## build 11
Design MIPS, start of the top module:
module MIPS(clk, reset, imem_addr, imem_data, dmem_addr, dmem_wdata, dmem_we, dmem_rdata);
	input clk, reset;
	output [31:0] imem_addr;
	input [31:0] imem_data;
	output [31:0] dmem_addr, dmem_wdata;
	output dmem_we;
	input [31:0] dmem_rdata;
	wire [31:0] Instr;
	wire RegDst, ALUSrc, MemToReg, RegWr, MemWr, Branch, Jump, JR, ZeroExt, xRt, xRs, AccZero, AccBranch;
	wire [1:0] ALUCntrl;
	wire [4:0] Rs, Rt, Rd, WriteRegister;
	wire [31:0] WriteData;
	wire [31:0] ReadData1, ReadData2;
	wire [31:0] BussB;
	wire zero, overflow, CarryOut, negative;
	wire [15:0] Imm16;
	wire [31:0] Extended;
	wire [25:0] TargetInstr;
	wire [31:0] ForwardA, ForwardB;
	wire [31:0] p_Instr;
	wire [15:0] p_Imm16;
	wire p_AccBranch;
	wire ex_MemToReg, ex_RegWr, ex_MemWr;
	wire [1:0] ex_ALUCntrl;
	wire [4:0] ex_WriteRegister;
	wire [15:0] ex_Imm16;
	wire [31:0] ex_ReadData1, ex_ReadData2, ex_BussB;
	wire [31:0] ex_ALUOut;	
	wire mem_MemToReg, mem_RegWr, mem_MemWr;
	wire [4:0] mem_WriteRegister;
	wire [31:0] mem_ReadData2;
	wire [31:0] mem_ALUOut, mem_MemOut;
	wire wr_RegWr;
	wire [4:0] wr_WriteRegister;
	wire [31:0] wr_WriteData;
  ...
Settings: LEC_CHECK=0, ABC_AREA=1, CAP_MARGIN=20, CELL_PAD_IN_SITES_DETAIL_PLACEMENT=2, CELL_PAD_IN_SITES_GLOBAL_PLACEMENT=3, CORE_MARGIN=2, CORE_UTILIZATION=40, CTS_CLUSTER_DIAMETER=119, GPL_ROUTABILITY_DRIVEN=1, GPL_TIMING_DRIVEN=0, HOLD_SLACK_MARGIN=0.26, MAX_ROUTING_LAYER=met4, SETUP_SLACK_MARGIN=5.0, SLEW_MARGIN=0, TNS_END_PERCENT=15; clock period 23.6 ns.
run.sh (not shown) runs the stock make flow with config.mk's settings and CLKGATE_MAP_FILE=.
The layout from build 11, despite a flow that completed every stage, fails the layout checks, with the failing checks listed as capacitance limit, slew limit, setup timing.
Here is what was changed in the inputs of build 14 compared with build 11.
Settings: TNS_END_PERCENT: 15 -> unset; GPL_TIMING_DRIVEN: 0 -> unset; CELL_PAD_IN_SITES_GLOBAL_PLACEMENT: 3 -> unset; HOLD_SLACK_MARGIN: 0.26 -> unset; CELL_PAD_IN_SITES_DETAIL_PLACEMENT: 2 -> unset; SLEW_MARGIN: 0 -> 20; GPL_ROUTABILITY_DRIVEN: 1 -> unset; CTS_CLUSTER_DIAMETER: 119 -> unset; CORE_UTILIZATION: 40 -> 59; ABC_AREA: 1 -> unset; SETUP_SLACK_MARGIN: 5.0 -> unset; MAX_ROUTING_LAYER: met4 -> unset; the clock period (ns, I/O delays scaled along): 23.6 -> 13.2.
==> comparison <==
- Ran to the end and failed final checks on setup timing: build 14.
- Changes observed in build 14 relative to build 11: cell count of the worst hold path fell 1, via count fell about 36%, violation count after the first detailed-routing iteration fell 5272, share of power burned in registers rose 2.3 points.
- Compared with build 11, in build 14 post-route cell area -about 2.6%, number of rows in the core area -29.
- Build 14 vs build 11, number of cells traversed by the worst register-to-register path went down by 3.
- Re setup slack after placement: build 11 was higher than build 14.
- Delta(clock network power share, build 14 - build 11) < 0
- Build 14 and build 11 ended up with nearly the same area fraction in full adders, half adders and majority gates.
For build 55, these inputs were changed with respect to build 14:
Settings: a change of CORE_UTILIZATION from 59 to 40; a change of the clock period (ns, I/O delays scaled along) from 13.2 to 18.2.
==> comparison <==
- Of build 14 and build 55, build 55 shows the higher register-to-register slack, with build 14 below it.
- [build 55] total power fell about 30% relative to build 14
- Compared with build 14, build 55 shows a lower placed standard-cell area.
- Of build 14 and build 55, not a single run came through the flow clean.
- The flow completed for build 55, but it is not clean: the layout still shows setup timing.
- The flow for build 14 finished, though final verification flagged setup timing.
- Antenna diode count was lower in build 55 than in build 14.
- On tightest hold margin, build 14 and build 55 are neck and neck.
- When the final numbers for build 14 and build 55 were put side by side, the fraction of power consumed by combinational cells turned out to be greater in build 14.
- The part of the power in registers of build 55 exceeds that of build 14 by 1.8 points.
- Between build 14 and build 55, the tap cell count is higher for build 55.
Input-level comparison between build 38 and build 55:
Settings: HOLD_SLACK_MARGIN now -0.09, previously not set; PLACE_DENSITY now 0.76, previously not set; CORE_UTILIZATION now 70, was 40; CTS_CLUSTER_DIAMETER now 203, previously not set; CAP_MARGIN now 35, was 20; CTS_CLUSTER_SIZE now 20, previously not set.
## What came out
- Build 38 finished all stages; however, its layout fails the closing checks, the failures being setup timing.
- For the minimum setup slack in the final design, build 38 came in 0.095 ns higher than build 55 did.
- In the reports for build 38 and build 55, the smaller clock network fraction of design power belongs to build 38.
- Compared with build 55, in build 38 overall track demand over capacity in global routing moved up; total number of vias moved up.

* * *

the reference run:
MIPS again, from the RTL that the note above started with.
Settings: LEC_CHECK=0, CAP_MARGIN=20, CORE_MARGIN=2, CORE_UTILIZATION=54, SLEW_MARGIN=20; clock period 23.7 ns.
What the trial run does differently from the reference run at the input level:
- changing CORE_UTILIZATION from 54 to 40
- changing the clock period (ns, I/O delays scaled along) from 23.7 to 24.0
==> comparison <==
The final layout from the trial run, which completed every stage, passed the timing, DRC and antenna checks at the end of the flow.
On total power consumption of the routed design, the trial run does better than the reference run.
[compare] base=the reference run new=the trial run: proportion of total power due to net switching increased 0.42 points, multi-input combinational cell area essentially unchanged, met2 layer wire length in the routed design increased 2.1%, post-placement setup slack increased 150 ps, number of buffers inserted to repair setup after CTS decreased 1.
When the trial run is measured against the reference run, its total die size turns out about 35% higher.
Taking the reference run over the trial run, the well-tap cell count ratio works out to 0.74.
Taking the reference run as the reference, in the trial run final clock skew flat, switching power of the nets down about 1.3%, total power density per cell area down about 3.4%.

* * *

v19:
MIPS again, from the RTL that the note above started with.
export LEC_CHECK = 0
export ABC_AREA = 0
export CAP_MARGIN = 35
export CELL_PAD_IN_SITES_DETAIL_PLACEMENT = 1
export CELL_PAD_IN_SITES_GLOBAL_PLACEMENT = 2
export CORE_MARGIN = 5
export CORE_UTILIZATION = 40
export CTS_CLUSTER_SIZE = 86
export GPL_ROUTABILITY_DRIVEN = 0
export GPL_TIMING_DRIVEN = 0
export MAX_ROUTING_LAYER = met4
export MIN_ROUTING_LAYER = met1
export PLACE_DENSITY = 0.37
export SLEW_MARGIN = 15
create_clock -name core_clock -period 41.6 [get_ports {clk}]
Relative to v19, the following input files were edited for v51:
Settings: SLEW_MARGIN now 20, was 15; CORE_UTILIZATION now 45, was 40; GPL_ROUTABILITY_DRIVEN no longer set, was 0; CELL_PAD_IN_SITES_GLOBAL_PLACEMENT no longer set, was 2; CELL_PAD_IN_SITES_DETAIL_PLACEMENT no longer set, was 1; MIN_ROUTING_LAYER no longer set, was met1; ABC_AREA no longer set, was 0; PLACE_DENSITY no longer set, was 0.37; GPL_TIMING_DRIVEN no longer set, was 0; MAX_ROUTING_LAYER no longer set, was met4; CORE_MARGIN now 2, was 5; CTS_CLUSTER_SIZE no longer set, was 86; CAP_MARGIN now 20, was 35; SETUP_SLACK_MARGIN now 3.36, previously not set; the clock period (ns, I/O delays scaled along) now 11.6, was 41.6.
Across v19 and v51, a clean result was obtained everywhere but in v51. Delta (v51 minus v19): final-layout clock buffer total fell 14, total number of cells along the worst setup path fell 2.5%. Clock latency on the worst-skew pair: v19 and v51 compared, lower one is v51. Going from v19 to v51, setup slack of the most critical reg-to-reg path shrank by 22.42 ns; switching share of total power shrank by 2.2 points; die area shrank by about 14%; pin slew with the least headroom to its limit grew by 0.030 ns. Worst hold-check slack, v19 and v51, lower one = v19. Against v19, height of the die in v51 fell by a little under 10%. The wire length of the first global-routing pass of v51 falls short of that of v19 by 100 mm. Arrival time at the worst endpoint: v51 vs v19 down 7.57 ns.
Input changes introduced in v32 (baseline for comparison: v51):
Settings: setting TNS_END_PERCENT to 5 for the first time; changing CORE_UTILIZATION from 45 to 65; changing SETUP_SLACK_MARGIN from 3.36 to 2.76; changing the clock period (ns, I/O delays scaled along) from 11.6 to 13.4.
--- outcome ---
Complete run, failing final checks: v32, reason negative setup slack. [v51] flow finished | final checks: failed | reasons: negative setup slack. Of v51 and v32, v32 shows the higher core utilization before placement, with v51 below it. Cmp v51 and v32 / net switching power / lower: v32. Re combinational power: v51 and v32 aren't equal, and the higher value belongs to v51. Fraction of met1 tracks used by global routing: v32 > v51. The width of the die in v32 sits 17% below the value recorded for v51. Delta (v32 minus v51): leakage dissipation decreased 3.5%; count of plain and timing-repair buffers in the layout decreased about 9%. Post-route non-filler standard cell count (v32 over v51): decrease, 713.
Changes in v7 relative to v32:
Settings: MAX_ROUTING_LAYER newly set to met4; SETUP_SLACK_MARGIN changed from 2.76 to 4.12; the clock period (ns, I/O delays scaled along) changed from 13.4 to 15.2.
## What came out
- The flow completed for v7, but it is not clean: the layout still shows negative setup slack.
- Per the comparison of v7 with v32, clock share of power rose by 0.8 points; share of the core filled with cells in the final layout went down 1.5 points.
- Final worst-path cycle share, v7 and v32: higher on v32
- Diff v32 -> v7: layout clock buffer count now larger; number of cells on the worst hold path closely matched the old numbers; non-clock buffer count -177; sequential share of layout area went up 0.93 points.
- Delta(detailed-route wire length, v7 - v32) > 0
- Est. power | v7 vs v32 | v7 lower
--- input diff v7..v34 ---
Settings: CELL_PAD_IN_SITES_GLOBAL_PLACEMENT newly set to 2; TNS_END_PERCENT removed (was 5); CORE_UTILIZATION changed from 65 to 32; SETUP_SLACK_MARGIN removed (was 4.12); MAX_ROUTING_LAYER removed (was met4); MIN_ROUTING_LAYER newly set to met2; the clock period (ns, I/O delays scaled along) changed from 15.2 to 24.0.
### Flow results
- The flow did not stop early for v34: all stages ran, and the layout cleared the timing, DRC and antenna checks.
- On non-clock buffer area fraction after layout: v34 sits below v7.
- Max total number of vias across v7 and v34: v34
- Routed length on met2 ends up lower on v7.
- Going from v7 to v34, share of the core filled with cells went down 42 points, fmax went down 0.0011 GHz.
- v7 has a lower routed wire length than v34.
- In the flow results for v7 and v34, the fraction of power spent switching nets is larger on v34.
- Compared with v7, v34 shows a worst setup slack that is 8.20 ns higher.
- The clock-buffer cell count in v34 is 1.07 times that in v7.
- The run showing the smaller met1 usage is v34.
- Of the two candidates, v7 has the better first-pass GRT wire length and v34 the worse one.

* * *

MIPS again, from the RTL that the note above started with.
clock: 13.2 ns
lec_check: 0
cap_margin: 20
core_margin: 2
core_utilization: 61
setup_slack_margin: 3.57
slew_margin: 20
tns_end_percent: 5
The starting point finished but failed the layout checks on setup timing.
==> next run, changes <==
- CORE_UTILIZATION: 61 -> 58
- SETUP_SLACK_MARGIN: 3.57 -> default
- clock period: 13.2 -> 15.2 ns (I/O delays scaled with it)
After rerunning: The changed run finished but failed the layout checks on setup timing. Area after synthesis stays the same. Power shrinks by 14%. Core utilization shrinks by 4.7 points. Global-route usage shrinks by 2.9 points. Worst setup slack improved by 1.6 ns. Wire length shrinks by 1.5%. Register-to-register slack improved by 1.6 ns. Maximum frequency shrinks by 1.5%.
==> next run, changes <==
- CORE_UTILIZATION: 58 -> 70
- CTS_CLUSTER_DIAMETER: default -> 203
- CTS_CLUSTER_SIZE: default -> 20
- TNS_END_PERCENT: 5 -> default
- clock period: 15.2 -> 19.2 ns (I/O delays scaled with it)
=> The changed run reached the layout checks and failed them: setup timing; cell area drops by roughly a tenth; total power drops by a quarter to a third; synthesized area does not change; worst setup slack is better by 4.6 ns; non-clock buffer count drops by 582; clock skew climbs by 0.021 ns; wire length drops by a few percent.
==> next run, changes <==
- CORE_UTILIZATION: 70 -> 66
- CTS_CLUSTER_DIAMETER: 203 -> default
- CTS_CLUSTER_SIZE: 20 -> default
- SETUP_SLACK_MARGIN: default -> -1.44
- TNS_END_PERCENT: default -> 5
- clock period: 19.2 -> 19.7 ns (I/O delays scaled with it)
Outcome: The changed run produced a layout that fails on setup timing; clock skew drops by 0.0080 ns; register-to-register slack is better by 0.31 ns; routed wire length drops by about 2.5%; global-route usage drops by 3.7 points; total power climbs by about 12%; clock-buffer cell count climbs by 68; area after synthesis stays the same; setup slack is better by 0.31 ns.
==> next run, changes <==
- CORE_UTILIZATION: 66 -> 58
- CTS_CLUSTER_DIAMETER: default -> 81
- HOLD_SLACK_MARGIN: default -> -0.09
- SETUP_SLACK_MARGIN: -1.44 -> default
- clock period: 19.7 -> 12.6 ns (I/O delays scaled with it)
Effect: The changed run reached the layout checks and failed them: setup timing. Final area climbs by 11%. Wire length came out higher by 7.6%. Core utilization falls by 2.3 points. Global-route usage went down by 2.8 points. Flip-flop count is unchanged. First-iteration DRC count shrinks by 7.4%. Setup slack gets worse by 7.3 ns. Register-to-register slack gets worse by 7.3 ns. Die area came out higher by 14%. Fmax is lower by 0.77%.
==> next run, changes <==
- CORE_UTILIZATION: 58 -> 65
- CTS_CLUSTER_DIAMETER: 81 -> default
- MAX_ROUTING_LAYER: default -> met4
- SETUP_SLACK_MARGIN: default -> 3.48
- clock period: 12.6 -> 13.4 ns (I/O delays scaled with it)
The new run finished with setup timing left; clock power came out lower slightly; clock skew rises by 0.044 ns; hold slack improves by 0.0048 ns; worst setup slack improves by 0.86 ns; area after synthesis is unchanged; cell count shrinks by a few percent; sequential power decreases by a few percent; utilization rises by 8.9 points.

* * *

job 9013:
MIPS again, from the RTL that the note above started with.
==> flow/design.v (excerpt) <==
module MIPS(clk, reset, imem_addr, imem_data, dmem_addr, dmem_wdata, dmem_we, dmem_rdata);
Settings: LEC_CHECK=0, CAP_MARGIN=0, CELL_PAD_IN_SITES_GLOBAL_PLACEMENT=2, CORE_MARGIN=2, CORE_UTILIZATION=32, CTS_CLUSTER_SIZE=37, MIN_ROUTING_LAYER=met1, SLEW_MARGIN=20; clock period 24.0 ns.
Relative to job 9013, the following input files were edited for job 1794:
Settings: a change of CTS_CLUSTER_SIZE from 37 to 20; a change of CORE_UTILIZATION from 32 to 70; a deleted MIN_ROUTING_LAYER that had been met1; a change of CAP_MARGIN from 0 to 35; an added CTS_CLUSTER_DIAMETER of 203; a deleted CELL_PAD_IN_SITES_GLOBAL_PLACEMENT that had been 2; an added PLACE_DENSITY of 0.76; a change of the clock period (ns, I/O delays scaled along) from 24.0 to 18.5.
- The final report for job 1794 shows a completed flow and a layout that fails verification, specifically setup timing.
- Maximum VDD drop grows by more than a quarter when moving from job 9013 to job 1794.
- Going from job 9013 to job 1794, part of the power in combinational logic shows an increase of 4.4 points, maximum frequency shows an increase of 0.50 MHz, post-route cell area shows a reduction of about 4.3%, power spent charging and discharging nets shows an increase of 0.00023 W.
- Job 9013 reports its launching instance or port of the critical path as ALUBBussB.out[0]$_SDFF_PP0_ while job 1794 reports PipeExe.out[6]$_SDFF_PP0_.
## Diff of input files: job 3665 against job 1794
Settings: swapping 35 for 20 in CAP_MARGIN; clearing PLACE_DENSITY, which used to be 0.76; clearing CTS_CLUSTER_SIZE, which used to be 20; swapping 70 for 65 in CORE_UTILIZATION; clearing CTS_CLUSTER_DIAMETER, which used to be 203; swapping 18.5 for 19.2 in the clock period (ns, I/O delays scaled along).
--- outcome ---
The flow for job 3665 finished, though final verification flagged setup timing. Job 1794 finished all stages; however, its layout fails the closing checks, the failures being setup timing. In the flow results for job 1794 and job 3665, the number of iterations in the first detailed-routing pass is larger on job 1794. Compared with job 1794, job 3665 is the more power-hungry design. Max proportion of power drawn by the clock network across job 1794 and job 3665: job 3665. There was hardly any difference in chip area line of the yosys report between job 1794 and job 3665. Job 3665 vs job 1794: clock period minus worst slack down in job 3665. Job 3665 ended with more clock-buffer cell count than job 1794. Compared with job 1794, total combinational power in job 3665 decreased by more than 10%. Source of the critical timing path: ReadReg1.out[0]$_SDFF_PP0_ -> job 3665, PipeExe.out[6]$_SDFF_PP0_ -> job 1794.
Power and IR drop assume default switching activity.
